### flow/config.mk
export PLATFORM = sky130hd
export DESIGN_NAME = Sine_wave
export DESIGN_NICKNAME = Sine_wave
export VERILOG_FILES = /design/flow/design.v
export SDC_FILE = /design/flow/constraint.sdc
export NUM_CORES = 4
export LEC_CHECK = 0
export CAP_MARGIN = 5
export CORE_MARGIN = 2
export CORE_UTILIZATION = 40
export GPL_ROUTABILITY_DRIVEN = 0
export GPL_TIMING_DRIVEN = 0
export HOLD_SLACK_MARGIN = 0.01
export MAX_ROUTING_LAYER = met4
export SETUP_SLACK_MARGIN = 1.29
export SLEW_MARGIN = 30
export TNS_END_PERCENT = 20
### flow/constraint.sdc
create_clock -name core_clock -period 5.0 [get_ports {clk}]
set_input_delay 1.0000 -clock core_clock [delete_from_list [all_inputs] [get_ports {clk}]]
set_output_delay 1.0000 -clock core_clock [all_outputs]
set_load 0.01 [all_outputs]
### flow/design.v
`timescale 1ns / 1ps
module rotator
    #( 
    parameter DATA_WIDTH    = 12,
    parameter ANGLE_WIDTH   = 16,
    parameter ROTATOR_NUMBER = 1
    )(  
    input                                   clk,
    input                                   rst,
    input  wire signed [DATA_WIDTH:0]       x_i,
    input  wire signed [DATA_WIDTH:0]       y_i,
    input  wire signed [ANGLE_WIDTH:0]      z_i,
    input              [1:0]                quarter_in,
    input  wire        [ANGLE_WIDTH:0]      atan,
    output reg signed  [DATA_WIDTH:0]       x_o,
    output reg signed  [DATA_WIDTH:0]       y_o,
    output reg signed  [ANGLE_WIDTH:0]      z_o,
    output reg         [1:0]                quarter_out
);
wire signed [DATA_WIDTH:0] shifted_x;
wire signed [DATA_WIDTH:0] shifted_y;
assign shifted_x = x_i >>> ROTATOR_NUMBER;
assign shifted_y = y_i >>> ROTATOR_NUMBER;
always@(posedge clk)begin
    if (rst) begin
        x_o <= 0;
        y_o <= 0;
        z_o <= 0;
        quarter_out <=0;
    end else begin
        quarter_out <= quarter_in;
        if (z_i > 0) begin
            x_o <= x_i - shifted_y;
            y_o <= y_i + shifted_x;
            z_o <= z_i - atan;
        end else begin
            x_o <= x_i + shifted_y;
            y_o <= y_i - shifted_x;
            z_o <= z_i + atan;
        end
    end
end
endmodule
`timescale 1ns / 1ps
module cordic#(
    parameter DATA_WIDTH    = 12,
    parameter ANGLE_WIDTH   = 16
    )(
    input                           clk,
    input                           rst,
    input  signed [DATA_WIDTH:0]    x_i,
    input         [1:0]             quarter_in,
    input         [ANGLE_WIDTH-1:0]   theta_i,  
    output signed [DATA_WIDTH:0]    x_o,
    output signed [DATA_WIDTH:0]    y_o,
    output        [1:0]             quarter_out
    );
parameter ROTATORS_COUNT = 16;
genvar i;
wire signed   [DATA_WIDTH:0]  x_wire     [ROTATORS_COUNT:0]; 
wire signed   [DATA_WIDTH:0]  y_wire     [ROTATORS_COUNT:0]; 
wire signed   [ANGLE_WIDTH:0] z_wire     [ROTATORS_COUNT:0]; 
wire          [1:0]           quarter    [ROTATORS_COUNT:0]; 
assign x_wire[0][DATA_WIDTH:0] = x_i[DATA_WIDTH:0];
assign y_wire[0][DATA_WIDTH:0] = 0;
assign z_wire[0][ANGLE_WIDTH:0] = theta_i[ANGLE_WIDTH-1:0];
assign quarter[0][1:0] = quarter_in[1:0];
assign x_o[DATA_WIDTH:0] = x_wire[ROTATORS_COUNT][DATA_WIDTH:0];
assign y_o[DATA_WIDTH:0] = y_wire[ROTATORS_COUNT][DATA_WIDTH:0];
assign quarter_out[1:0] = quarter[ROTATORS_COUNT][1:0];
generate
    for(i=0; i < ROTATORS_COUNT; i = i + 1) begin
        rotator
        #( 
        .DATA_WIDTH    (DATA_WIDTH),
        .ANGLE_WIDTH   (ANGLE_WIDTH),
        .ROTATOR_NUMBER(i)
        ) rotator (  
        .clk        ( clk ),
        .rst        ( rst ),
        .x_i        ( x_wire[i][DATA_WIDTH:0]   ),
        .y_i        ( y_wire[i][DATA_WIDTH:0]   ),
        .z_i        ( z_wire[i][ANGLE_WIDTH:0]  ),
        .quarter_in (quarter[i]                 ),
        .atan       ( tanangle(i)               ),
        .x_o        ( x_wire[i+1][DATA_WIDTH:0] ),
        .y_o        ( y_wire[i+1][DATA_WIDTH:0] ),
        .z_o        ( z_wire[i+1][ANGLE_WIDTH:0]),
        .quarter_out( quarter[i+1]              )
        );
    end
endgenerate
function [ANGLE_WIDTH:0] tanangle;
    input [3:0] i;
begin
    case (i)
    4'b0000: tanangle = 25723;  
    4'b0001: tanangle = 15204;  
    4'b0010: tanangle = 8028;  
    4'b0011: tanangle = 4076;  
    4'b0100: tanangle = 2045;  
    4'b0101: tanangle = 1022;  
    4'b0110: tanangle = 511;  
    4'b0111: tanangle = 256;  
    4'b1000: tanangle = 128;  
    4'b1001: tanangle = 65;  
    4'b1010: tanangle = 32;  
    4'b1011: tanangle = 16;  
    4'b1100: tanangle = 8;  
    4'b1101: tanangle = 4;  
    4'b1110: tanangle = 2;  
    4'b1111: tanangle = 1;  
    endcase
    end
endfunction
endmodule
`timescale 1ns / 1ps
module Sine_wave
    #(
        parameter DATA_WIDTH    = 12,
        parameter ANGLE_WIDTH   = 16
    )(
    input                       clk,
    input                       reset,
    input                       ce,
    input  [DATA_WIDTH:0]       ampl,  
    input  [ANGLE_WIDTH-1:0]    step,  
    output [DATA_WIDTH:0]    sin_wave,
    output [DATA_WIDTH:0]    cos_wave   
);
localparam  MID_LVL = 2 << (DATA_WIDTH-1);
localparam angle_90 = 51315; 
wire signed [DATA_WIDTH:0] Xo_cordic, Yo_cordic;
reg [ANGLE_WIDTH-1:0] angle ;
wire [1:0] quarter;
localparam QUARTER_1 = 0;
localparam QUARTER_2 = 1;
localparam QUARTER_3 = 2;
localparam QUARTER_4 = 3;
reg [2:0] state;
cordic # (
    .DATA_WIDTH    (DATA_WIDTH),
    .ANGLE_WIDTH   (ANGLE_WIDTH)
    ) cordic ( 
    .clk        ( clk), 
    .rst        ( reset      ),
    .x_i        ( ampl       ), 
    .quarter_in ( state      ),
    .theta_i    ( angle      ),
    .x_o        ( Xo_cordic  ), 
    .y_o        ( Yo_cordic  ),
    .quarter_out( quarter    )
);
assign sin_wave = (quarter == QUARTER_1) | (quarter == QUARTER_2) ? MID_LVL + Yo_cordic : MID_LVL -Yo_cordic;
assign cos_wave = (quarter == QUARTER_1) | (quarter == QUARTER_4) ? MID_LVL + Xo_cordic : MID_LVL -Xo_cordic;
always@(posedge clk)begin
    if (!ce) begin
    end else if (reset) begin
        state <= QUARTER_1;
        angle <= 0;
    end else begin
        case (state)
            QUARTER_1: begin
                if (angle < angle_90 - step)
                    angle <= angle + step;
                else begin
                    state <= QUARTER_2;
                end
            end
            QUARTER_2: begin
                if (angle > step)
                    angle <= angle - step;
                else begin
                    state <= QUARTER_3;
                end
            end
            QUARTER_3: begin
                if (angle < angle_90 - step)
                    angle <= angle + step;
                else begin
                    state <= QUARTER_4;
                end
            end
            QUARTER_4: begin
                if (angle > step)
                    angle <= angle - step;
                else begin
                    state <= QUARTER_1;
                end
            end
        endcase
    end
end
endmodule
### flow/run.sh
#!/bin/bash
# the make line also repeats each setting of config.mk as NAME=value (left out here)
make -C /OpenROAD-flow-scripts/flow DESIGN_CONFIG=/design/flow/config.mk WORK_HOME=/design/flow/orfs CLKGATE_MAP_FILE= finish
==> results of run 1 <==
-- area by class of cell --
| cell class | count | area share, % |
|---|---|---|
| sequential | 720 | 26.2 |
| inverter | 269 | 1.88 |
| multi-input combinational | 4619 | 60.1 |
| buffer | 135 | 1.19 |
| clock buffer | 110 | 4.11 |
| tap | 1625 | 3.64 |
| antenna | 1 | 0.00448 |
| timing repair buffer | 111 | 1.99 |
| clock inverter | 38 | 0.968 |
-- stage by stage --
step	setup TNS (ns)	hold WS, ns
CTS	0	0.435
detailed placement	0	0.422
finish	0	0.429
global placement	-3.96	0.416
floorplan	0	0.414
global route	0	0.446
-- metal layers --
metal	wire length (microns)	vias up	share of wire [%]
li1	-	20800	-
met1	58100	19300	43
met2	67200	811	50
met3	4710	250	3.5
met4	5250	0	3.9
met5	0	-	0
-- repair_timing --
item	4_1_cts	5_1_grt
endpoints found under the setup margin	307	209
pin swaps	14	23
gates cloned	0	1
buffers inserted	29	21
resized	116	100
hold buffers	0	0
==> flow_metrics.tcl, run 1 <==
# flow metrics
set metrics [dict create \
    ios 58 \
    path_cells "nor4_1 -> nand4_1 -> nand2b_2 -> nand2_2 -> ha_1 -> nor2b_1 -> o2111ai_1 -> a31oi_1 -> a221o_1 -> a21oi_1 -> xnor2_1 -> nor2_1" \
    final_area_sq_um 55800 \
    die_y_microns 354 \
    fin_skew_ns 0.0265 \
    top_logic_kind "simple AND/OR/NAND/NOR gates" \
    ys_warn_count 19 \
    synth-adder-area-share_pct 18.1 \
    cts_root_buf "clkbuf_16" \
    rsz0062_at_grt "yes" \
    dp_cells 7428 \
    async_flop_share_pct 0 \
    cts_sinks 720 \
    grt.overflow.total 0 \
    cp-startpoint "cordic.genblk1[13].rotator.z_o[11]" \
    ys.flop_type "dfxtp_1" \
    synthTopCellsByArea "dfxtp_1, ha_1, xnor2_1, nor2_1, a21oi_1" \
    dp_slack_ns 0.0207 \
    final_cells 7628 \
    fin_util_pct 45.9 \
    finalCriticalPeriod_ns 3.79 \
    worstSkewPairLatency_ns 0.65 \
    grt_most_used_layer "met2" \
    ys_sh_aoi_pct 18.2 \
    area_growth_pct 14.2 \
    reg2reg_slack_ns 1.21 \
    groute.usage.overall_pct 21.4 \
    final_hold_viol_count 0 \
    min_path_cells 1 \
    synth_flops 720 \
    hold_path_end "cordic.genblk1[10].rotator.quarter_out[0]" \
    dpl_cell_area_sq_um 51700 \
    critPathCapture "cordic.genblk1[14].rotator.y_o[12]" \
    htree_levels 3 \
    period_used_pct 75.7 \
    most_common_cell "nor2_1" \
    grt_max_degree 25 \
    avgRoutedWirePerCell_microns 17.7 \
    drt_wl_total_microns 135000 \
    yosys-stat-cells 5742 \
    vias 41200 \
    ys_seq_share_pct 29.8 \
    max-cap-violations 0 \
    rr_worst_depth 12 \
    grt_util_met1_pct 25.0 \
    design.core.area_sq_um 122000 \
    initCoreUtil_pct 40.2 \
    path_max_fanout 13 \
    syn-instance-count 5742 \
    arrival_ns 4.27 \
    drtIter0Drc 2345 \
    syn-num-nets 6455 \
    max_slew_margin_pct 29.6 \
    numCtsBuffers 81 \
    clk_pin_slew_ns 0.06 \
    synthMuxAreaShare_pct 1.11 \
    yosys.area.top_type_share_pct 28.7 \
    tightest_slew_ns 1.06 \
    final_nets 6650 \
    worstSetupEndpointType "flip-flop" \
    critical-path-top-delay-family "simple AND/OR/NAND/NOR gates" \
    row_count 128 \
    status "no timing/DRC/antenna violations" \
    die_area_sq_um 125000 \
    setup_viol 0 \
    grt_pass1_wl_microns 211000 \
    path_class "reg -> reg" \
    synth.avg_cell_area_sq_um 8.52 \
    grt_pass1_vias 39800 \
    use_met2_pct 37.9 \
    start_kind "flip-flop" \
    cpPeakStageDelay_ns 0.47 \
    die_x_microns 354 \
    hold_path.class "reg -> reg" \
    xor_area_share_pct 10.6 \
    portBuffers 56 \
    setup_ws_ns 1.21 \
    tritoncts "done" \
    dp_hpwl_microns 104000 \
    ys_chip_area_sq_um 48900 \
    cp_num_cells 12 \
    antenna_found_initial 2 \
    ant_nets 0 \
    slew_violations 0 \
    drc 0 \
    regArea_sq_um 14600 \
    logic_area_sq_um 33500 \
    simple_gate_share_pct 19.0 \
    edf_count 18 \
    fill_cells 11800 \
    grt_use_met3_pct 2.19 \
    synth_area_sq_um 48900 \
    rr_startpoint "cordic.genblk1[13].rotator.z_o[11]" \
    tool_warnings 49 \
    fmax_mhz 264 \
    dr.pass1.iters 6 \
    synthTopCellsByCount "nor2_1, dfxtp_1, ha_1" \
    yosysUniqueCellTypes 87 \
    largest_area_cell "dfxtp_1" \
    viasPerCell 5.40 \
    crit_buf_inv 0 \
    hold_path.startpoint "cordic.genblk1[9].rotator.quarter_out[0]" \
    crit_slowest_cell "nor2_1" \
    regToRegEndpoint "cordic.genblk1[14].rotator.y_o[12]" \
    required_ns 5.48 \
    cts.path.max_buffers 3 \
]
==> run 2: changes to the inputs <==
- ABC_AREA: not set -> 1
- CAP_MARGIN: 5 -> 20
- CORE_UTILIZATION: 40 -> 71
- GPL_ROUTABILITY_DRIVEN: 0 -> not set
- GPL_TIMING_DRIVEN: 0 -> not set
- HOLD_SLACK_MARGIN: 0.01 -> not set
- MAX_ROUTING_LAYER: met4 -> not set
- PLACE_DENSITY_LB_ADDON: not set -> 0.26
- SETUP_SLACK_MARGIN: 1.29 -> 0.95
- SLEW_MARGIN: 30 -> 20
- TNS_END_PERCENT: 20 -> not set
- clock period: 5.0 -> 3.19 ns (I/O delays scaled with it)
==> run 2 against run 1 <==
Net effect:
- the run now fails in 5_1_grt
- die area shrank 41%
- synthesized cell count grew 29%
- synthesized area grew 3.9%
==> flow_metrics.tcl, run 2 <==
# collected from the flow reports
set metrics [dict create \
    synth_area_sq_um 50800 \
    groute.usage.overall_pct 70.9 \
    gp_congestion 0.982 \
    ys_warn_count 19 \
    dp_slack_ns -0.270 \
    largest_area_cell "dfxtp_1" \
    haltStage "5_1_grt" \
    status "stopped before the end" \
    edf_count 18 \
    syn-instance-count 7423 \
    synth.avg_cell_area_sq_um 6.85 \
    synthTopCellsByArea "dfxtp_1, ha_1, nand2_1, a21oi_1, nor2_1" \
    synthTopCellsByCount "nand2_1, nor2_1, a21oi_1" \
    initCoreUtil_pct 71.4 \
    die_x_microns 272 \
    dpl_cell_area_sq_um 54100 \
    simple_gate_share_pct 24.4 \
    cts_sinks 720 \
    ios 58 \
    most_common_cell "nand2_1" \
    grt.overflow.total 195 \
    tool.error "[ERROR GRT-0232] Routing congestion too high. Check the congestion heatmap in the GUI." \
    cts.path.max_buffers 3 \
    top_logic_kind "simple AND/OR/NAND/NOR gates" \
    ys.flop_type "dfxtp_1" \
    synth_flops 720 \
    design.core.area_sq_um 71200 \
    numCtsBuffers 77 \
    row_count 98 \
    ctsHoldBuffers 0 \
    portBuffers 57 \
    die_area_sq_um 73800 \
    ys_sh_aoi_pct 19.9 \
    htree_levels 3 \
    async_flop_share_pct 0 \
    dp_hpwl_microns 110000 \
    xor_area_share_pct 2.24 \
    yosys.area.top_type_share_pct 27.6 \
    ys_seq_share_pct 28.7 \
    yosys-stat-cells 7423 \
    synthMuxAreaShare_pct 0 \
    cts_root_buf "clkbuf_16" \
    die_y_microns 272 \
    syn-num-nets 8136 \
    ys_chip_area_sq_um 50800 \
    synth-adder-area-share_pct 17.4 \
    yosysUniqueCellTypes 51 \
]
-- run 2: metal layers --
metal	overflow	global-route usage (%)
met4	86	67.3
met2	93	87.5
met3	11	55.6
met1	2	71.1
met5	3	36.6
-- run 2: stage by stage --
step                      TNS, ns  util, %  cells
after detailed placement    -4.46     76.0   8436
after global placement      -4.90     76.0   8436
after floorplan                 0        -   7423
after CTS                       0     84.4   8717
-- run 2: repair_timing --
item	4_1_cts
buffers inserted	138
endpoints found under the hold margin	0
cloned	4
resized	619
pin swaps	163
setup endpoints to repair	567
==> run 3: changes to the inputs <==
- ABC_AREA: 1 -> not set
- CAP_MARGIN: 20 -> 25
- CELL_PAD_IN_SITES_DETAIL_PLACEMENT: not set -> 0
- CORE_UTILIZATION: 71 -> 15
- CTS_CLUSTER_SIZE: not set -> 78
- PLACE_DENSITY_LB_ADDON: 0.26 -> 0.17
- SETUP_SLACK_MARGIN: 0.95 -> not set
- TNS_END_PERCENT: not set -> 5
==> run 3 against run 2 <==
Net effect:
- the layout now fails its checks (negative setup slack)
- synthesized cell count down 23%
- synthesized area down 3.8%
- die area rose to 4.5 times the previous value
==> flow_metrics.tcl, run 3 <==
# flow metrics
set metrics [dict create \
    status "failed layout checks" \
    so_faults "negative setup slack" \
    path_max_fanout 6 \
    vias 43900 \
    dpl_cell_area_sq_um 64000 \
    die_y_microns 575 \
    path_cells "or4_4 -> o41a_1 -> buf_6 -> buf_8 -> fa_2 -> a211oi_2 -> nor2_2 -> o41ai_2 -> o21a_1 -> o211ai_1 -> xnor2_1 -> nor2_1" \
    synth_area_sq_um 48900 \
    fin_skew_ns 0.0281 \
    htree_levels 3 \
    ios 58 \
    xor_area_share_pct 10.6 \
    rr_worst_depth 12 \
    die_area_sq_um 331000 \
    area_growth_pct 42.4 \
    ctsHoldBuffers 0 \
    row_count 209 \
    ys_chip_area_sq_um 48900 \
    required_ns 3.74 \
    clk_pin_slew_ns 0.05 \
    numCtsBuffers 87 \
    ys.flop_type "dfxtp_1" \
    grt_pass1_wl_microns 239000 \
    ant_nets 0 \
    ys_sh_aoi_pct 18.2 \
    ys_seq_share_pct 29.8 \
    rsz0062_at_grt "yes" \
    viasPerCell 3.84 \
    yosysUniqueCellTypes 87 \
    drt_wl_total_microns 147000 \
    design.core.area_sq_um 324000 \
    worstSkewPairLatency_ns 0.68 \
    groute.usage.overall_pct 8.74 \
    fin_util_pct 21.5 \
    top_logic_kind "simple AND/OR/NAND/NOR gates" \
    die_x_microns 575 \
    max_slew_margin_pct 59.0 \
    reg2reg_slack_ns -0.24 \
    critPathCapture "cordic.genblk1[1].rotator.z_o[14]" \
    dr.pass1.iters 7 \
    dp_hpwl_microns 119000 \
    final_hold_viol_count 0 \
    synth.avg_cell_area_sq_um 8.52 \
    arrival_ns 3.99 \
    drc 0 \
    fmax_mhz 291 \
    syn-instance-count 5742 \
    hold_path_end "cordic.genblk1[5].rotator.z_o[12]" \
    slew_violations 0 \
    final_nets 7742 \
    edf_count 18 \
    max-cap-violations 0 \
    cts_root_buf "clkbuf_16" \
    tritoncts "done" \
    worstSetupEndpointType "flip-flop" \
    cpPeakStageDelay_ns 0.53 \
    cp-startpoint "cordic.genblk1[0].rotator.z_o[14]" \
    gp_congestion 0.783 \
    yosys-stat-cells 5742 \
    grt_max_degree 57 \
    path_class "reg -> reg" \
    hold_path.startpoint "reset" \
    setup_ws_ns -0.244 \
    synth_flops 720 \
    cts.path.max_buffers 3 \
    initCoreUtil_pct 15.1 \
    period_used_pct 108 \
    cp_num_cells 12 \
    min_path_cells 2 \
    dp_slack_ns -1.00 \
    drtIter0Drc 1618 \
    synthTopCellsByCount "nor2_1, dfxtp_1, ha_1" \
    portBuffers 57 \
    crit_buf_inv 2 \
    async_flop_share_pct 0 \
    antenna_found_initial 4 \
    rr_startpoint "cordic.genblk1[0].rotator.z_o[14]" \
    synthMuxAreaShare_pct 1.11 \
    grt.overflow.total 0 \
    avgRoutedWirePerCell_microns 12.9 \
    ys_warn_count 19 \
    synthTopCellsByArea "dfxtp_1, ha_1, xnor2_1, nor2_1, a21oi_1" \
    largest_area_cell "dfxtp_1" \
    start_kind "flip-flop" \
    most_common_cell "nor2_1" \
    syn-num-nets 6455 \
    grt_pass1_vias 45400 \
    yosys.area.top_type_share_pct 28.7 \
    regToRegEndpoint "cordic.genblk1[1].rotator.z_o[14]" \
    finalCriticalPeriod_ns 3.43 \
    synth-adder-area-share_pct 18.1 \
    final_area_sq_um 69600 \
    tool_warnings 49 \
    crit_slowest_cell "or4_4" \
    critical-path-top-delay-family "AND-OR/OR-AND gates" \
    hold_path.class "in -> reg" \
    cts_sinks 720 \
    simple_gate_share_pct 19.0 \
    tightest_slew_ns 0.615 \
    setup_viol 50 \
]
run 3: timing repair:
action                                  CTS  global route
endpoints found under the setup margin  221           275
buffers inserted                         21            24
hold endpoints to repair                  0             0
pin swaps                                85           146
cloned                                    0             1
gates resized                           262           316
run 3: metrics by stage:
stage | std cells | hold WS, ns | TNS, ns
2_1_floorplan | 5742 | 0.414 | -1.54
3_3_place_gp | 11200 | 0.420 | -51.71
3_5_place_dp | 11200 | 0.427 | -49.66
4_1_cts | 11400 | 0.316 | -6.30
5_1_grt | 11400 | 0.345 | -22.21
6_report | 11400 | 0.342 | -4.37
run 3: cell type report:
type	count	area [sq um]
fill	35900	255000
multi-input combinational	4618	35100
sequential	720	14600
timing repair buffer	1333	10500
tap	4325	5410
clock buffer	121	2550
inverter	269	1050
clock inverter	37	427
antenna	3	7.51
run 3: metal layers:
metal / GRT usage (%) / part of all wire [%]
met5: 0 / 0
met4: 2.51 / 2.4
met3: 1.16 / 2.4
met2: 15.3 / 48
met1: 11.1 / 47
==> run 4: changes to the inputs <==
- ABC_AREA: not set -> 1
- CAP_MARGIN: 25 -> 0
- CELL_PAD_IN_SITES_DETAIL_PLACEMENT: 0 -> not set
- CORE_UTILIZATION: 15 -> 72
- CTS_CLUSTER_DIAMETER: not set -> 352
- CTS_CLUSTER_SIZE: 78 -> not set
- PLACE_DENSITY_LB_ADDON: 0.17 -> 0.3
- SETUP_SLACK_MARGIN: not set -> 0.81
- TNS_END_PERCENT: 5 -> not set
- clock period: 3.19 -> 2.73 ns (I/O delays scaled with it)
==> run 4 against run 3 <==
Net effect:
- the run now fails in 5_1_grt
- synthesized cell count increased by 29%
- die area decreased by 78%
- synthesized area increased by 3.9%
==> flow_metrics.tcl, run 4 <==
# collected from the flow reports
set metrics [dict create \
    synth.avg_cell_area_sq_um 6.85 \
    synth-adder-area-share_pct 17.4 \
    top_logic_kind "simple AND/OR/NAND/NOR gates" \
    xor_area_share_pct 2.24 \
    yosys.area.top_type_share_pct 27.6 \
    die_x_microns 270 \
    synth_area_sq_um 50800 \
    ys.flop_type "dfxtp_1" \
    numCtsBuffers 79 \
    htree_levels 3 \
    async_flop_share_pct 0 \
    portBuffers 57 \
    yosysUniqueCellTypes 51 \
    simple_gate_share_pct 24.4 \
    largest_area_cell "dfxtp_1" \
    cts_sinks 720 \
    syn-instance-count 7423 \
    grt.overflow.total 17 \
    cts.path.max_buffers 3 \
    synthTopCellsByArea "dfxtp_1, ha_1, nand2_1, a21oi_1, nor2_1" \
    ys_chip_area_sq_um 50800 \
    tool.error "[ERROR GRT-0116] Global routing finished with congestion. Check the congestion regions in the DRC Viewer." \
    dp_hpwl_microns 110000 \
    initCoreUtil_pct 72.7 \
    edf_count 18 \
    dp_slack_ns -0.648 \
    die_area_sq_um 72700 \
    haltStage "5_1_grt" \
    die_y_microns 270 \
    cts_root_buf "clkbuf_16" \
    status "stopped before the end" \
    synthTopCellsByCount "nand2_1, nor2_1, a21oi_1" \
    ys_seq_share_pct 28.7 \
    ios 58 \
    yosys-stat-cells 7423 \
    synth_flops 720 \
    ys_sh_aoi_pct 19.9 \
    ctsHoldBuffers 0 \
    ys_warn_count 19 \
    groute.usage.overall_pct 62.8 \
    design.core.area_sq_um 69900 \
    most_common_cell "nand2_1" \
    synthMuxAreaShare_pct 0 \
    syn-num-nets 8136 \
    row_count 97 \
    gp_congestion 0.972 \
]
## run 4: timing repair
action | CTS
pin swaps | 204
gates resized | 614
buffers inserted | 102
gates cloned | 7
setup endpoints to repair | 614
endpoints found under the hold margin | 0
## run 4: per-layer routing
layer,overflow,GRT usage (%)
met1,0,63.0
met2,3,85.9
met3,2,40.9
met4,12,58.1
met5,0,18.0
## run 4: stage by stage
stage	utilization (%)	cells	area (sq um)
floorplan	-	7423	52300
global placement	81.4	8742	56900
detailed placement	81.4	8742	56900
CTS	89.8	8994	62800
==> run 5: changes to the inputs <==
- ABC_AREA: 1 -> not set
- CAP_MARGIN: 0 -> 20
- PLACE_DENSITY_LB_ADDON: 0.3 -> not set
- SETUP_SLACK_MARGIN: 0.81 -> 0.19
- clock period: 2.73 -> 3.42 ns (I/O delays scaled with it)
==> run 5 against run 4 <==
Net effect:
- now fails the layout checks on negative setup slack
- synthesized area down 3.8%
- die area down 3.7%
- synthesized cell count fell by 23%
==> flow_metrics.tcl, run 5 <==
# flow metrics
set metrics [dict create \
    status "failed layout checks" \
    so_faults "negative setup slack" \
    final_cells 7220 \
    vias 49000 \
    ys_warn_count 19 \
    ant_nets 0 \
    syn-num-nets 6455 \
    cts_sinks 720 \
    fin_skew_ns 0.0343 \
    yosys.area.top_type_share_pct 28.7 \
    syn-instance-count 5742 \
    path_class "reg -> reg" \
    worstSetupEndpointType "flip-flop" \
    setup_viol 69 \
    slew_violations 0 \
    simple_gate_share_pct 19.0 \
    numCtsBuffers 77 \
    fmax_mhz 257 \
    grt.overflow.total 0 \
    synth-adder-area-share_pct 18.1 \
    xor_area_share_pct 10.6 \
    regArea_sq_um 14600 \
    drtIter0Drc 4876 \
    period_used_pct 114 \
    row_count 95 \
    yosys-stat-cells 5742 \
    antenna_found_initial 3 \
    fill_cells 2639 \
    tool_warnings 53 \
    ctsHoldBuffers 0 \
    grt_pass1_wl_microns 203000 \
    synthTopCellsByCount "nor2_1, dfxtp_1, ha_1" \
    most_common_cell "nor2_1" \
    reg2reg_slack_ns -0.48 \
    cts_root_buf "clkbuf_16" \
    arrival_ns 4.42 \
    fin_util_pct 91.1 \
    ios 58 \
    grt_pass1_vias 43400 \
    hold_path_end "cordic.genblk1[4].rotator.quarter_out[1]" \
    largest_area_cell "dfxtp_1" \
    dp_cells 6888 \
    cp-startpoint "cordic.genblk1[3].rotator.z_o[11]" \
    critical-path-top-delay-family "simple AND/OR/NAND/NOR gates" \
    grt_max_degree 137 \
    setup_tns_ns -9.53 \
    ys_sh_aoi_pct 18.2 \
    drt_wl_total_microns 165000 \
    initCoreUtil_pct 72.8 \
    dr.pass1.iters 7 \
    die_y_microns 265 \
    cpPeakStageDelay_ns 0.55 \
    ys_seq_share_pct 29.8 \
    setup_ws_ns -0.478 \
    final_hold_viol_count 0 \
    edf_count 18 \
    rr_startpoint "cordic.genblk1[3].rotator.z_o[11]" \
    area_growth_pct 25.1 \
    synthTopCellsByArea "dfxtp_1, ha_1, xnor2_1, nor2_1, a21oi_1" \
    top_logic_kind "simple AND/OR/NAND/NOR gates" \
    path_max_fanout 6 \
    die_area_sq_um 70000 \
    gp_congestion 0.925 \
    path_cells "or4_4 -> nor4_4 -> nor2_4 -> buf_12 -> clkinv_8 -> a31oi_1 -> xnor2_1 -> ha_2 -> a21o_1 -> a21o_1 -> a21oi_2 -> o21ai_2 -> xnor2_1 -> nor2_1" \
    viasPerCell 6.79 \
    worstSkewPairLatency_ns 0.66 \
    avgRoutedWirePerCell_microns 22.9 \
    synthMuxAreaShare_pct 1.11 \
    crit_slowest_cell "or4_4" \
    yosysUniqueCellTypes 87 \
    cts.path.max_buffers 3 \
    required_ns 3.94 \
    cp_num_cells 14 \
    ys.flop_type "dfxtp_1" \
    rr_worst_depth 14 \
    die_x_microns 265 \
    logic_area_sq_um 36500 \
    crit_buf_inv 2 \
    dp_hpwl_microns 86300 \
    critPathCapture "cordic.genblk1[4].rotator.y_o[11]" \
    min_path_cells 1 \
    final_nets 6997 \
    ys_chip_area_sq_um 48900 \
    design.core.area_sq_um 67200 \
    regToRegEndpoint "cordic.genblk1[4].rotator.y_o[11]" \
    hold_path.startpoint "cordic.genblk1[3].rotator.quarter_out[1]" \
    drc 0 \
    synth.avg_cell_area_sq_um 8.52 \
    tightest_slew_ns 1.03 \
    clk_pin_slew_ns 0.07 \
    tritoncts "done" \
    hold_path.class "reg -> reg" \
    rsz0062_at_grt "yes" \
    finalCriticalPeriod_ns 3.90 \
    max_slew_margin_pct 31.3 \
    groute.usage.overall_pct 34.4 \
    max-cap-violations 0 \
    portBuffers 57 \
    synth_flops 720 \
    async_flop_share_pct 0 \
    synth_area_sq_um 48900 \
    start_kind "flip-flop" \
    htree_levels 3 \
]
## run 5: cell type report
| type | count | share of cell area (%) |
|---|---|---|
| antenna | 1 | 0.00409 |
| clock buffer | 103 | 3.54 |
| clock inverter | 38 | 0.802 |
| inverter | 269 | 1.73 |
| multi-input combinational | 4618 | 59.7 |
| sequential | 720 | 23.9 |
| tap | 873 | 1.79 |
| timing repair buffer | 597 | 8.49 |
| timing repair inverter | 1 | 0.0266 |
## run 5: repair_timing
item | in CTS | in global routing
setup buffers | 63 | 123
cloned | 1 | 3
pin swaps | 116 | 318
endpoints found under the hold margin | 0 | 0
endpoints found under the setup margin | 138 | 230
gates resized | 221 | 605
## run 5: per-layer routing
| layer | GRT usage, % | routed length (microns) | vias up |
|---|---|---|---|
| li1 | - | - | 21500 |
| met1 | 39.2 | 57300 | 22900 |
| met2 | 64.2 | 78800 | 3258 |
| met3 | 4.52 | 14200 | 1301 |
| met4 | 14.5 | 14700 | 2 |
| met5 | 0 | 13 | - |
## run 5: metrics by stage
step / hold WS (ns) / setup WS, ns / instance area (sq um)
2_1_floorplan: 0.414 / 0.190 / 49200
3_3_place_gp: 0.415 / -0.521 / 53100
3_5_place_dp: 0.421 / -0.528 / 53100
4_1_cts: 0.432 / 0.0235 / 57300
5_1_grt: 0.457 / -0.463 / 61200
6_report: 0.437 / -0.478 / 61200
==> run 6: changes to the inputs <==
- ABC_AREA: not set -> 0
- CELL_PAD_IN_SITES_DETAIL_PLACEMENT: not set -> 1
- CORE_ASPECT_RATIO: not set -> 1.93
- CORE_UTILIZATION: 72 -> 40
- CTS_CLUSTER_DIAMETER: 352 -> not set
- CTS_CLUSTER_SIZE: not set -> 41
- GPL_ROUTABILITY_DRIVEN: not set -> 0
- GPL_TIMING_DRIVEN: not set -> 0
- MAX_ROUTING_LAYER: not set -> met4
- MIN_ROUTING_LAYER: not set -> met2
- PLACE_DENSITY_LB_ADDON: not set -> 0.16
- SETUP_SLACK_MARGIN: 0.19 -> 1.16
- SLEW_MARGIN: 20 -> 35
- TNS_END_PERCENT: not set -> 10
- clock period: 3.42 -> 6.36 ns (I/O delays scaled with it)
==> run 6 against run 5 <==
Net effect:
- now clean on timing, DRC and antenna
- register-to-register slack gained 1.3 ns
- synthesized cell count is the same
- synthesized area is the same
- critical endpoint is now cordic.genblk1[3].rotator.x_o[11]
- largest cell class unchanged
==> flow_metrics.tcl, run 6 <==
# flow metrics
set metrics [dict create \
    portBuffers 56 \
    grt_pass1_vias 64900 \
    required_ns 6.91 \
    hold_path_end "cordic.genblk1[5].rotator.quarter_out[0]" \
    ys_chip_area_sq_um 48900 \
    tightest_slew_ns 1.03 \
    synthMuxAreaShare_pct 1.11 \
    fin_skew_ns 0.0285 \
    die_y_microns 490 \
    top_logic_kind "simple AND/OR/NAND/NOR gates" \
    path_max_fanout 17 \
    largest_area_cell "dfxtp_1" \
    syn-instance-count 5742 \
    initCoreUtil_pct 40.2 \
    hold_path.startpoint "cordic.genblk1[4].rotator.quarter_out[0]" \
    arrival_ns 6.05 \
    grt.overflow.total 0 \
    synth.avg_cell_area_sq_um 8.52 \
    numCtsBuffers 69 \
    path_cells "nor4_1 -> nand4_1 -> nand2b_1 -> clkbuf_1 -> clkbuf_4 -> inv_1 -> o21ai_0 -> ha_1 -> a211o_1 -> a21oi_1 -> o21ai_0 -> a41o_1 -> o41ai_1 -> xor2_2 -> nor2_1" \
    cts_sinks 720 \
    xor_area_share_pct 10.6 \
    hold_path.class "reg -> reg" \
    cpPeakStageDelay_ns 0.69 \
    die_x_microns 256 \
    fin_util_pct 44.5 \
    crit_buf_inv 3 \
    fill_cells 14600 \
    cp_num_cells 15 \
    rr_startpoint "cordic.genblk1[2].rotator.z_o[1]" \
    path_class "reg -> reg" \
    antenna_found_initial 0 \
    critical-path-top-delay-family "AND-OR/OR-AND gates" \
    logic_area_sq_um 32900 \
    row_count 178 \
    final_hold_viol_count 0 \
    synthTopCellsByCount "nor2_1, dfxtp_1, ha_1" \
    start_kind "flip-flop" \
    grt_pass1_wl_microns 255000 \
    period_used_pct 86.5 \
    drt_wl_total_microns 167000 \
    tool_warnings 47 \
    syn-num-nets 6455 \
    avgRoutedWirePerCell_microns 22.1 \
    groute.usage.overall_pct 41.6 \
    setup_viol 0 \
    slew_violations 0 \
    worstSetupEndpointType "flip-flop" \
    regArea_sq_um 14600 \
    met2WireLength_microns 92700 \
    ant_nets 0 \
    critPathCapture "cordic.genblk1[3].rotator.x_o[11]" \
    fmax_mhz 182 \
    tritoncts "done" \
    synth_area_sq_um 48900 \
    ys_warn_count 19 \
    wl_met1_microns 0 \
    synth-adder-area-share_pct 18.1 \
    synthTopCellsByArea "dfxtp_1, ha_1, xnor2_1, nor2_1, a21oi_1" \
    ios 58 \
    cp-startpoint "cordic.genblk1[2].rotator.z_o[1]" \
    drc 0 \
    wl_met3_microns 50200 \
    status "no timing/DRC/antenna violations" \
    vias 59600 \
    drtIter0Drc 10600 \
    cp_common_cell "o21ai_0" \
    crit_slowest_cell "xor2_2" \
    dr.pass1.iters 9 \
    worstSkewPairLatency_ns 0.70 \
    design.core.area_sq_um 122000 \
    final_nets 6590 \
    edf_count 18 \
    viasPerCell 7.88 \
    rr_worst_depth 15 \
    yosysUniqueCellTypes 87 \
    simple_gate_share_pct 19.0 \
    most_common_cell "nor2_1" \
    synth_flops 720 \
    ys_sh_aoi_pct 18.2 \
    min_path_cells 1 \
    top_layer "met4" \
    clk_pin_slew_ns 0.07 \
    rsz0062_at_grt "yes" \
    reg2reg_slack_ns 0.86 \
    cts_root_buf "clkbuf_16" \
    max-cap-violations 0 \
    ctsHoldBuffers 0 \
    regToRegEndpoint "cordic.genblk1[3].rotator.x_o[11]" \
    max_slew_margin_pct 30.7 \
    setup_ws_ns 0.861 \
    yosys-stat-cells 5742 \
    ys_seq_share_pct 29.8 \
    dp_slack_ns 1.13 \
    cts.path.max_buffers 3 \
    ys.flop_type "dfxtp_1" \
    finalCriticalPeriod_ns 5.50 \
    whs_ns 0.436 \
    htree_levels 3 \
    async_flop_share_pct 0 \
    die_area_sq_um 125000 \
    grt_max_degree 25 \
    yosys.area.top_type_share_pct 28.7 \
    area_growth_pct 10.8 \
    dp_hpwl_microns 129000 \
]
## run 6: through the flow
step	std cells	setup TNS [ns]	area [sq um]
after global routing	7553	0	54200
after global placement	7418	-0.748	51500
after floorplan	5742	0	48900
after CTS	7550	0	54100
final	7558	0	54200
after detailed placement	7423	0	51700
## run 6: final cells by class
cell class / count / area share, %
timing repair buffer: 64 / 1.31
sequential: 720 / 26.9
tap: 1620 / 3.74
multi-input combinational: 4618 / 60.6
inverter: 269 / 1.89
antenna: 5 / 0.0231
buffer: 135 / 1.07
clock buffer: 88 / 3.62
clock inverter: 39 / 0.758
## run 6: per-layer routing
metal	global-route usage, %	up-vias
met5	-	-
met4	16.6	0
met3	38.2	2097
met2	55.9	16500
met1	-	20600
li1	-	20400
## run 6: timing repair
item                       in CTS  in global routing
setup buffers                   0                  0
gates resized                   1                  4
setup endpoints to repair       1                  7
==> run 7: changes to the inputs <==
- ABC_AREA: 0 -> not set
- CELL_PAD_IN_SITES_DETAIL_PLACEMENT: 1 -> not set
- CORE_ASPECT_RATIO: 1.93 -> not set
- CORE_UTILIZATION: 40 -> 30
- CTS_CLUSTER_SIZE: 41 -> not set
- GPL_ROUTABILITY_DRIVEN: 0 -> not set
- GPL_TIMING_DRIVEN: 0 -> not set
- MAX_ROUTING_LAYER: met4 -> not set
- MIN_ROUTING_LAYER: met2 -> not set
- PLACE_DENSITY_LB_ADDON: 0.16 -> not set
- SETUP_SLACK_MARGIN: 1.16 -> not set
- SLEW_MARGIN: 35 -> 20
- TNS_END_PERCENT: 10 -> not set
- clock period: 6.36 -> 7.48 ns (I/O delays scaled with it)
==> run 7 against run 6 <==
Net effect:
- wire length down 36%
- design area up 1.2%
- synthesized cell count unchanged
- critical path type is now in -> reg
- largest cell class unchanged
==> flow_metrics.tcl, run 7 <==
# flow metrics
set metrics [dict create \
    synth.avg_cell_area_sq_um 8.52 \
    design.core.area_sq_um 162000 \
    viasPerCell 4.89 \
    ant_nets 0 \
    cp-startpoint "step[3]" \
    setup_tns_ns 0 \
    cpPeakStageDelay_ns 0.54 \
    tightest_slew_ns 1.04 \
    grt_max_degree 175 \
    grt_pass1_vias 38500 \
    edf_count 18 \
    setup_viol 0 \
    crit_buf_inv 3 \
    synthMuxAreaShare_pct 1.11 \
    drc 0 \
    rr_startpoint "cordic.genblk1[7].rotator.z_o[2]" \
    diodes 0 \
    cts_root_buf "clkbuf_16" \
    numCtsBuffers 85 \
    rsz0062_at_grt "no" \
    cts_sinks 720 \
    final_area_sq_um 54800 \
    fmax_mhz 229 \
    grt.overflow.total 0 \
    dp_hpwl_microns 81400 \
    antenna_found_initial 2 \
    ys.flop_type "dfxtp_1" \
    arrival_ns 4.77 \
    htree_levels 3 \
    path_cells "clkdlybuf4s50_1 -> inv_1 -> ha_1 -> nor2_1 -> a2111oi_0 -> xnor2_1 -> ha_1 -> nand3_1 -> a211o_1 -> a311oi_1 -> a211oi_1 -> o41ai_1 -> a21oi_1 -> buf_4" \
    yosys.area.top_type_share_pct 28.7 \
    min_path_cells 1 \
    max_slew_margin_pct 30.9 \
    clk_pin_slew_ns 0.06 \
    fin_util_pct 33.8 \
    ys_warn_count 19 \
    crit_slowest_cell "a2111oi_0" \
    ios 58 \
    gp_congestion 0.850 \
    reg2reg_slack_ns 3.20 \
    syn-num-nets 6455 \
    path_max_fanout 16 \
    drtIter0Drc 2029 \
    synth_area_sq_um 48900 \
    tritoncts "done" \
    dpl_cell_area_sq_um 51900 \
    largest_area_cell "dfxtp_1" \
    drt_wl_total_microns 106000 \
    setup_ws_ns 3.11 \
    yosys-stat-cells 5742 \
    grt_pass1_wl_microns 182000 \
    most_common_cell "nor2_1" \
    max-cap-violations 0 \
    status "no timing/DRC/antenna violations" \
    required_ns 7.88 \
    hold_path.class "reg -> reg" \
    critical-path-top-delay-family "AND-OR/OR-AND gates" \
    ys_chip_area_sq_um 48900 \
    initCoreUtil_pct 30.1 \
    synth-adder-area-share_pct 18.1 \
    regToRegEndpoint "cordic.genblk1[8].rotator.y_o[11]" \
    cp_num_cells 14 \
    cts.path.max_buffers 3 \
    syn-instance-count 5742 \
    simple_gate_share_pct 19.0 \
    ctsHoldBuffers 0 \
    period_used_pct 58.4 \
    whs_ns 0.427 \
    final_nets 6485 \
    area_growth_pct 12.1 \
    start_kind "primary input" \
    fin_skew_ns 0.0497 \
    slew_violations 0 \
    groute.usage.overall_pct 12.6 \
    finalCriticalPeriod_ns 4.37 \
    rr_worst_depth 13 \
    hold_path_end "cordic.genblk1[6].rotator.quarter_out[0]" \
    worstSkewPairLatency_ns 0.70 \
    ys_seq_share_pct 29.8 \
    critPathCapture "angle[2]" \
    synthTopCellsByCount "nor2_1, dfxtp_1, ha_1" \
    path_class "in -> reg" \
    synthTopCellsByArea "dfxtp_1, ha_1, xnor2_1, nor2_1, a21oi_1" \
    yosysUniqueCellTypes 87 \
    cts-resized-gates 0 \
    die_area_sq_um 166000 \
    row_count 148 \
    cts_setup_buffers 0 \
    async_flop_share_pct 0 \
    dr.pass1.iters 6 \
    final_hold_viol_count 0 \
    hold_path.startpoint "cordic.genblk1[5].rotator.quarter_out[0]" \
    tool_warnings 52 \
    cp_common_cell "ha_1" \
    die_x_microns 408 \
    vias 39200 \
    portBuffers 57 \
    synth_flops 720 \
    dp_slack_ns 2.43 \
    avgRoutedWirePerCell_microns 13.3 \
    die_y_microns 408 \
    worstSetupEndpointType "flip-flop" \
    ys_sh_aoi_pct 18.2 \
    top_logic_kind "simple AND/OR/NAND/NOR gates" \
    xor_area_share_pct 10.6 \
]
## run 7: per-stage QoR
stage	instances
CTS	8013
floorplan	5742
global placement	7860
detailed placement	7860
finish	8013
global route	8013
## run 7: layout make-up
cell class / instances / area [sq um]
inverter: 269 / 1020
multi-input combinational: 4618 / 32800
sequential: 720 / 14600
clock inverter: 34 / 500
fill: 16900 / 108000
timing repair buffer: 78 / 758
clock buffer: 119 / 2420
tap: 2175 / 2720
## run 7: per-layer routing
| metal | track usage [%] | up-vias | share of wire [%] |
|---|---|---|---|
| li1 | - | 20500 | - |
| met1 | 15.9 | 18000 | 47 |
| met2 | 22.1 | 514 | 48 |
| met3 | 1.87 | 163 | 3.0 |
| met4 | 3.45 | 0 | 2.3 |
| met5 | 0 | - | 0 |
==> run 8: changes to the inputs <==
- ABC_AREA: not set -> 0
- CELL_PAD_IN_SITES_DETAIL_PLACEMENT: not set -> 1
- CORE_ASPECT_RATIO: not set -> 0.99
- CORE_MARGIN: 2 -> 6
- CORE_UTILIZATION: 30 -> 40
- CTS_CLUSTER_DIAMETER: not set -> 207
- GPL_ROUTABILITY_DRIVEN: not set -> 0
- SLEW_MARGIN: 20 -> 0
- clock period: 7.48 -> 3.53 ns (I/O delays scaled with it)
==> run 8 against run 7 <==
Net effect:
- now fails the layout checks on negative setup slack
- worst hold slack lost 0.018 ns
- critical path depth grew 1
- non-clock buffer count grew 411
- wire length grew 31%
- cell count shrank 1.9%
==> flow_metrics.tcl, run 8 <==
# flow metrics
set metrics [dict create \
    ys_warn_count 19 \
    final_area_sq_um 58300 \
    groute.usage.overall_pct 19.9 \
    crit_buf_inv 3 \
    ios 58 \
    path_max_fanout 9 \
    viasPerCell 5.47 \
    synthMuxAreaShare_pct 1.11 \
    numCtsBuffers 85 \
    period_used_pct 100 \
    arrival_ns 4.08 \
    die_area_sq_um 131000 \
    hold_path_end "cordic.genblk1[9].rotator.quarter_out[1]" \
    clk_pin_slew_ns 0.06 \
    synthTopCellsByCount "nor2_1, dfxtp_1, ha_1" \
    grt_pass1_vias 46500 \
    yosys-stat-cells 5742 \
    so_faults "negative setup slack" \
    synth_area_sq_um 48900 \
    max-cap-violations 0 \
    setup_tns_ns -0.0204 \
    path_class "reg -> reg" \
    critPathCapture "cordic.genblk1[5].rotator.y_o[12]" \
    ys_chip_area_sq_um 48900 \
    rr_startpoint "cordic.genblk1[4].rotator.z_o[2]" \
    fin_util_pct 48.1 \
    top_logic_kind "simple AND/OR/NAND/NOR gates" \
    row_count 127 \
    fmax_mhz 282 \
    max_slew_margin_pct 33.9 \
    die_x_microns 363 \
    start_kind "flip-flop" \
    die_y_microns 360 \
    initCoreUtil_pct 40.3 \
    worstSetupEndpointType "flip-flop" \
    edf_count 18 \
    dp_slack_ns -0.704 \
    htree_levels 3 \
    drtIter0Drc 1618 \
    dr.pass1.iters 5 \
    ys_seq_share_pct 29.8 \
    reg2reg_slack_ns -0.01 \
    whs_ns 0.409 \
    xor_area_share_pct 10.6 \
    rr_worst_depth 15 \
    slew_violations 0 \
    grt_max_degree 127 \
    crit_slowest_cell "fa_1" \
    grt.overflow.total 0 \
    setup_viol 3 \
    vias 43000 \
    cpPeakStageDelay_ns 0.46 \
    regToRegEndpoint "cordic.genblk1[5].rotator.y_o[12]" \
    dp_hpwl_microns 105000 \
    synth_flops 720 \
    cp_num_cells 15 \
    grt_pass1_wl_microns 224000 \
    design.core.area_sq_um 121000 \
    syn-num-nets 6455 \
    simple_gate_share_pct 19.0 \
    largest_area_cell "dfxtp_1" \
    async_flop_share_pct 0 \
    antenna_found_initial 1 \
    dp_cells 7677 \
    tool_warnings 51 \
    drt_wl_total_microns 139000 \
    synth-adder-area-share_pct 18.1 \
    ys_sh_aoi_pct 18.2 \
    final_hold_viol_count 0 \
    dpl_cell_area_sq_um 54100 \
    syn-instance-count 5742 \
    tightest_slew_ns 0.992 \
    hold_path.startpoint "cordic.genblk1[8].rotator.quarter_out[1]" \
    synth.avg_cell_area_sq_um 8.52 \
    area_growth_pct 19.2 \
    yosys.area.top_type_share_pct 28.7 \
    finalCriticalPeriod_ns 3.54 \
    hold_path.class "reg -> reg" \
    cp-startpoint "cordic.genblk1[4].rotator.z_o[2]" \
    yosysUniqueCellTypes 87 \
    path_cells "nor4_1 -> buf_4 -> a41oi_2 -> buf_4 -> nor2_1 -> a21oi_1 -> fa_1 -> a21oi_1 -> o2111ai_1 -> a21oi_1 -> buf_4 -> o21bai_1 -> a211oi_2 -> xnor2_1 -> nor2_1" \
    ctsHoldBuffers 0 \
    required_ns 4.07 \
    status "failed layout checks" \
    cts.path.max_buffers 3 \
    min_path_cells 1 \
    synthTopCellsByArea "dfxtp_1, ha_1, xnor2_1, nor2_1, a21oi_1" \
    tritoncts "done" \
    ant_nets 0 \
    worstSkewPairLatency_ns 0.68 \
    cts_root_buf "clkbuf_16" \
    cts_sinks 720 \
    avgRoutedWirePerCell_microns 17.7 \
    rsz0062_at_grt "yes" \
    critical-path-top-delay-family "AND-OR/OR-AND gates" \
    fin_skew_ns 0.0382 \
    final_cells 7863 \
    setup_ws_ns -0.00999 \
    final_nets 6896 \
    most_common_cell "nor2_1" \
    drc 0 \
    ys.flop_type "dfxtp_1" \
    portBuffers 57 \
]
## run 8: repair_timing
action / 4_1_cts / 5_1_grt
pin swaps: 8 / 67
cloned: 0 / 1
setup endpoints to repair: 41 / 137
resized: 32 / 185
setup buffers: 1 / 31
## run 8: metal layers
layer	part of all wire, %	routed length, microns	vias up	GRT usage, %
li1	-	-	21300	-
met4	3.6	5040	0	7.18
met2	53	74200	534	38.8
met3	2.1	2900	283	2.30
met1	41	56800	20900	21.9
met5	0	0	-	0
## run 8: final cells by class
| cell class | count | area [sq um] |
|---|---|---|
| clock buffers | 112 | 2370 |
| multi-input cells | 4618 | 33700 |
| diodes | 1 | 2.50 |
| well taps | 1612 | 2020 |
| inverters | 269 | 1020 |
| repair buffers | 489 | 4020 |
| clock inverters | 42 | 559 |
| fillers | 14400 | 63000 |
| flip-flops and latches | 720 | 14600 |
==> run 9: changes to the inputs <==
- ABC_AREA: 0 -> 1
- CELL_PAD_IN_SITES_DETAIL_PLACEMENT: 1 -> not set
- CORE_ASPECT_RATIO: 0.99 -> 1.32
- CORE_MARGIN: 6 -> 2
- CORE_UTILIZATION: 40 -> 72
- CTS_CLUSTER_DIAMETER: 207 -> 321
- CTS_CLUSTER_SIZE: not set -> 98
- GPL_ROUTABILITY_DRIVEN: 0 -> not set
- PLACE_DENSITY: not set -> 0.42
- SLEW_MARGIN: 0 -> 20
- TNS_END_PERCENT: not set -> 10
- clock period: 3.53 -> 2.4 ns (I/O delays scaled with it)
==> run 9 against run 8 <==
Net effect:
- synthesized area grew 3.9%
- die area shrank 44%
- the run now fails in 5_1_grt
- synthesized cell count grew 29%
==> flow_metrics.tcl, run 9 <==
# collected from the flow reports
set metrics [dict create \
    htree_levels 1 \
    die_y_microns 309 \
    numCtsBuffers 11 \
    most_common_cell "nand2_1" \
    row_count 111 \
    top_logic_kind "simple AND/OR/NAND/NOR gates" \
    simple_gate_share_pct 24.4 \
    ys_warn_count 19 \
    haltStage "5_1_grt" \
    edf_count 18 \
    synthMuxAreaShare_pct 0 \
    yosys-stat-cells 7423 \
    dp_hpwl_microns 117000 \
    yosysUniqueCellTypes 51 \
    async_flop_share_pct 0 \
    synth-adder-area-share_pct 17.4 \
    dp_cells 9460 \
    synth.avg_cell_area_sq_um 6.85 \
    syn-num-nets 8136 \
    design.core.area_sq_um 69700 \
    ys_seq_share_pct 28.7 \
    dp_slack_ns -1.01 \
    die_x_microns 235 \
    synthTopCellsByCount "nand2_1, nor2_1, a21oi_1" \
    cts_sinks 720 \
    synthTopCellsByArea "dfxtp_1, ha_1, nand2_1, a21oi_1, nor2_1" \
    synth_flops 720 \
    cts.path.max_buffers 3 \
    ys_sh_aoi_pct 19.9 \
    synth_area_sq_um 50800 \
    xor_area_share_pct 2.24 \
    yosys.area.top_type_share_pct 27.6 \
    tool.error "[ERROR GRT-0232] Routing congestion too high. Check the congestion heatmap in the GUI." \
    status "stopped before the end" \
    grt.overflow.total 4684 \
    ys.flop_type "dfxtp_1" \
    initCoreUtil_pct 72.9 \
    largest_area_cell "dfxtp_1" \
    ctsHoldBuffers 0 \
    portBuffers 57 \
    groute.usage.overall_pct 98.0 \
    cts_root_buf "clkbuf_16" \
    syn-instance-count 7423 \
    gp_congestion 1.02 \
    die_area_sq_um 72800 \
    ys_chip_area_sq_um 50800 \
    ios 58 \
]
run 9: per-layer routing:
layer / GRT usage (%) / overflow
met5: 65.2 / 27
met4: 112 / 1111
met3: 80.0 / 114
met2: 122 / 3285
met1: 87.3 / 147
run 9: repair_timing:
action | 4_1_cts
setup endpoints to repair | 459
setup buffers | 64
gates resized | 666
pin swaps | 128
cloned | 5
run 9: metrics by stage:
stage | instance area [sq um] | hold slack, ns
after CTS | 63900 | 0.165
after global placement | 61200 | 0.389
after detailed placement | 61200 | 0.394
after floorplan | 50900 | 0.388
==> run 10: changes to the inputs <==
- CAP_MARGIN: 20 -> 0
- CORE_ASPECT_RATIO: 1.32 -> not set
- CTS_CLUSTER_DIAMETER: 321 -> 352
- CTS_CLUSTER_SIZE: 98 -> not set
- PLACE_DENSITY: 0.42 -> 0.63
- SETUP_SLACK_MARGIN: not set -> -0.19
- TNS_END_PERCENT: 10 -> 5
- clock period: 2.4 -> 2.64 ns (I/O delays scaled with it)
==> run 10 against run 9 <==
Net effect:
- now fails the layout checks on negative setup slack
- die area about the same
- synthesized area unchanged
- synthesized cell count unchanged
==> flow_metrics.tcl, run 10 <==
# flow metrics
set metrics [dict create \
    syn-num-nets 8136 \
    tool_warnings 52 \
    grt_most_used_layer "met2" \
    hold_path.startpoint "reset" \
    so_faults "negative setup slack" \
    die_x_microns 270 \
    rsz0062_at_grt "yes" \
    cts_root_buf "clkbuf_16" \
    ys_warn_count 19 \
    diodes 0 \
    grt_use_met3_pct 8.58 \
    path_cells "nor2_2 -> nand3_2 -> nor2_2 -> buf_4 -> nand2_8 -> nand3b_1 -> nand2_2 -> inv_4 -> ha_4 -> a21oi_1 -> nand2_2 -> a21oi_4 -> buf_4 -> o21ai_0 -> a21oi_1" \
    dr.pass1.iters 17 \
    top_logic_kind "simple AND/OR/NAND/NOR gates" \
    final_nets 8874 \
    htree_levels 3 \
    async_flop_share_pct 0 \
    synthTopCellsByCount "nand2_1, nor2_1, a21oi_1" \
    max-cap-violations 0 \
    drtIter0Drc 7121 \
    setup_viol 250 \
    viasPerCell 6.23 \
    setup_tns_ns -28.47 \
    final_hold_viol_count 0 \
    critPathCapture "cordic.genblk1[11].rotator.x_o[8]" \
    start_kind "flip-flop" \
    ys_seq_share_pct 28.7 \
    rr_startpoint "cordic.genblk1[10].rotator.z_o[1]" \
    reg2reg_slack_ns -0.63 \
    grt.overflow.total 0 \
    row_count 97 \
    yosys.area.top_type_share_pct 27.6 \
    avgRoutedWirePerCell_microns 18.3 \
    final_cells 9164 \
    min_path_cells 2 \
    slew_violations 0 \
    area_growth_pct 21.2 \
    finalCriticalPeriod_ns 3.27 \
    design.core.area_sq_um 69900 \
    dp_hpwl_microns 111000 \
    path_max_fanout 7 \
    portBuffers 57 \
    synthMuxAreaShare_pct 0 \
    gp_congestion 0.980 \
    largest_area_cell "dfxtp_1" \
    worstSkewPairLatency_ns 0.65 \
    required_ns 3.13 \
    regToRegEndpoint "cordic.genblk1[11].rotator.x_o[8]" \
    die_y_microns 270 \
    ys.flop_type "dfxtp_1" \
    grt_max_degree 135 \
    arrival_ns 3.76 \
    drc 0 \
    drt_wl_total_microns 168000 \
    fill_cells 3772 \
    dp_cells 9017 \
    ant_nets 0 \
    synth_flops 720 \
    cts_sinks 720 \
    synth_area_sq_um 50800 \
    critical-path-top-delay-family "AND-OR/OR-AND gates" \
    antenna_found_initial 3 \
    ys_chip_area_sq_um 50800 \
    cts.path.max_buffers 3 \
    crit_slowest_cell "a21oi_1" \
    groute.usage.overall_pct 40.7 \
    numCtsBuffers 77 \
    dp_slack_ns -0.762 \
    syn-instance-count 7423 \
    crit_buf_inv 3 \
    grt_pass1_vias 53400 \
    rr_worst_depth 15 \
    hold_path.class "in -> reg" \
    ys_sh_aoi_pct 19.9 \
    use_met2_pct 69.0 \
    cp_num_cells 15 \
    tightest_slew_ns 0.857 \
    path_class "reg -> reg" \
    die_area_sq_um 72700 \
    synth-adder-area-share_pct 17.4 \
    worstSetupEndpointType "flip-flop" \
    fmax_mhz 306 \
    synth.avg_cell_area_sq_um 6.85 \
    initCoreUtil_pct 72.7 \
    fin_skew_ns 0.0320 \
    vias 57100 \
    grt_util_met1_pct 50.2 \
    yosysUniqueCellTypes 51 \
    clk_pin_slew_ns 0.06 \
    period_used_pct 124 \
    status "failed layout checks" \
    simple_gate_share_pct 24.4 \
    yosys-stat-cells 7423 \
    cp-startpoint "cordic.genblk1[10].rotator.z_o[1]" \
    setup_ws_ns -0.632 \
    grt_pass1_wl_microns 251000 \
    hold_path_end "cordic.genblk1[3].rotator.x_o[1]" \
    ios 58 \
    synthTopCellsByArea "dfxtp_1, ha_1, nand2_1, a21oi_1, nor2_1" \
    tritoncts "done" \
    most_common_cell "nand2_1" \
    xor_area_share_pct 2.24 \
    max_slew_margin_pct 42.9 \
    cpPeakStageDelay_ns 0.41 \
    edf_count 18 \
]
run 10: through the flow:
| step | utilization [%] | hold slack, ns | instance area (sq um) |
|---|---|---|---|
| after floorplan | - | 0.388 | 50800 |
| after detailed placement | 82.5 | 0.395 | 57700 |
| after CTS | 86.4 | 0.200 | 60400 |
| after global routing | 88.1 | 0.210 | 61600 |
| after global placement | 82.5 | 0.389 | 57700 |
| final | 88.1 | 0.223 | 61600 |
run 10: final cells by class:
type | count | area (sq um) | share of cell area, %
sequential | 720 | 14600 | 23.7
multi-input combinational | 5738 | 33700 | 54.7
inverter | 864 | 3270 | 5.31
clock inverter | 43 | 543 | 0.881
timing repair buffer | 760 | 6170 | 10.0
tap | 940 | 1180 | 1.91
clock buffer | 99 | 2140 | 3.48
run 10: metal layers:
metal	part of all wire (%)	up-vias	wire, microns
met5	0.024	-	41
met4	6.1	6	10300
met3	11	1077	18300
met2	45	3743	75500
met1	38	25800	63700
li1	-	26500	-
run 10: repair_timing:
item	CTS	global route
cloned	0	1
endpoints found under the setup margin	75	316
setup buffers	0	7
resized	65	343
hold buffers	0	0
pin swaps	2	29
==> run 11: changes to the inputs <==
- ABC_AREA: 1 -> not set
- CAP_MARGIN: 0 -> 20
- CORE_UTILIZATION: 72 -> 70
- CTS_CLUSTER_DIAMETER: 352 -> 378
- PLACE_DENSITY: 0.63 -> not set
- SETUP_SLACK_MARGIN: -0.19 -> -0.29
- TNS_END_PERCENT: 5 -> not set
- clock period: 2.64 -> 2.94 ns (I/O delays scaled with it)
==> run 11 against run 10 <==
Net effect:
- the flow now stops in 5_1_grt
- synthesized area down 3.8%
- synthesized cell count down 23%
- die area down 1.0%
==> flow_metrics.tcl, run 11 <==
# collected from the flow reports
set metrics [dict create \
    status "stopped before the end" \
    haltStage "5_1_grt" \
    tool.error "[ERROR DPL-0038] Utilization greater than 100%, impossible to legalize" \
    syn-num-nets 6455 \
    initCoreUtil_pct 71.1 \
    synthMuxAreaShare_pct 1.11 \
    yosysUniqueCellTypes 87 \
    dp_hpwl_microns 100000 \
    cts_sinks 720 \
    synth-adder-area-share_pct 18.1 \
    ys_seq_share_pct 29.8 \
    top_logic_kind "simple AND/OR/NAND/NOR gates" \
    cts.path.max_buffers 3 \
    ys_chip_area_sq_um 48900 \
    die_area_sq_um 72000 \
    htree_levels 3 \
    cts_root_buf "clkbuf_16" \
    ios 58 \
    synth_flops 720 \
    synth.avg_cell_area_sq_um 8.52 \
    ys_sh_aoi_pct 18.2 \
    numCtsBuffers 78 \
    portBuffers 57 \
    die_y_microns 268 \
    synthTopCellsByArea "dfxtp_1, ha_1, xnor2_1, nor2_1, a21oi_1" \
    dp_slack_ns -1.16 \
    die_x_microns 268 \
    yosys-stat-cells 5742 \
    largest_area_cell "dfxtp_1" \
    most_common_cell "nor2_1" \
    synthTopCellsByCount "nor2_1, dfxtp_1, ha_1" \
    edf_count 18 \
    design.core.area_sq_um 68800 \
    synth_area_sq_um 48900 \
    gp_congestion 0.938 \
    ys.flop_type "dfxtp_1" \
    yosys.area.top_type_share_pct 28.7 \
    async_flop_share_pct 0 \
    row_count 96 \
    ys_warn_count 19 \
    simple_gate_share_pct 19.0 \
    syn-instance-count 5742 \
    xor_area_share_pct 10.6 \
]
## run 11: what timing repair did
action | 4_1_cts
cloned | 4
pin swaps | 120
buffers inserted | 80
hold buffers | 0
resized | 267
endpoints found under the setup margin | 212
## run 11: stage by stage
step | TNS (ns) | area (sq um) | cells
after floorplan | -19.04 | 49200 | 5742
after global placement | -67.40 | 59600 | 7812
after detailed placement | -93.67 | 59600 | 7812
after CTS | -61.68 | 64200 | 8019
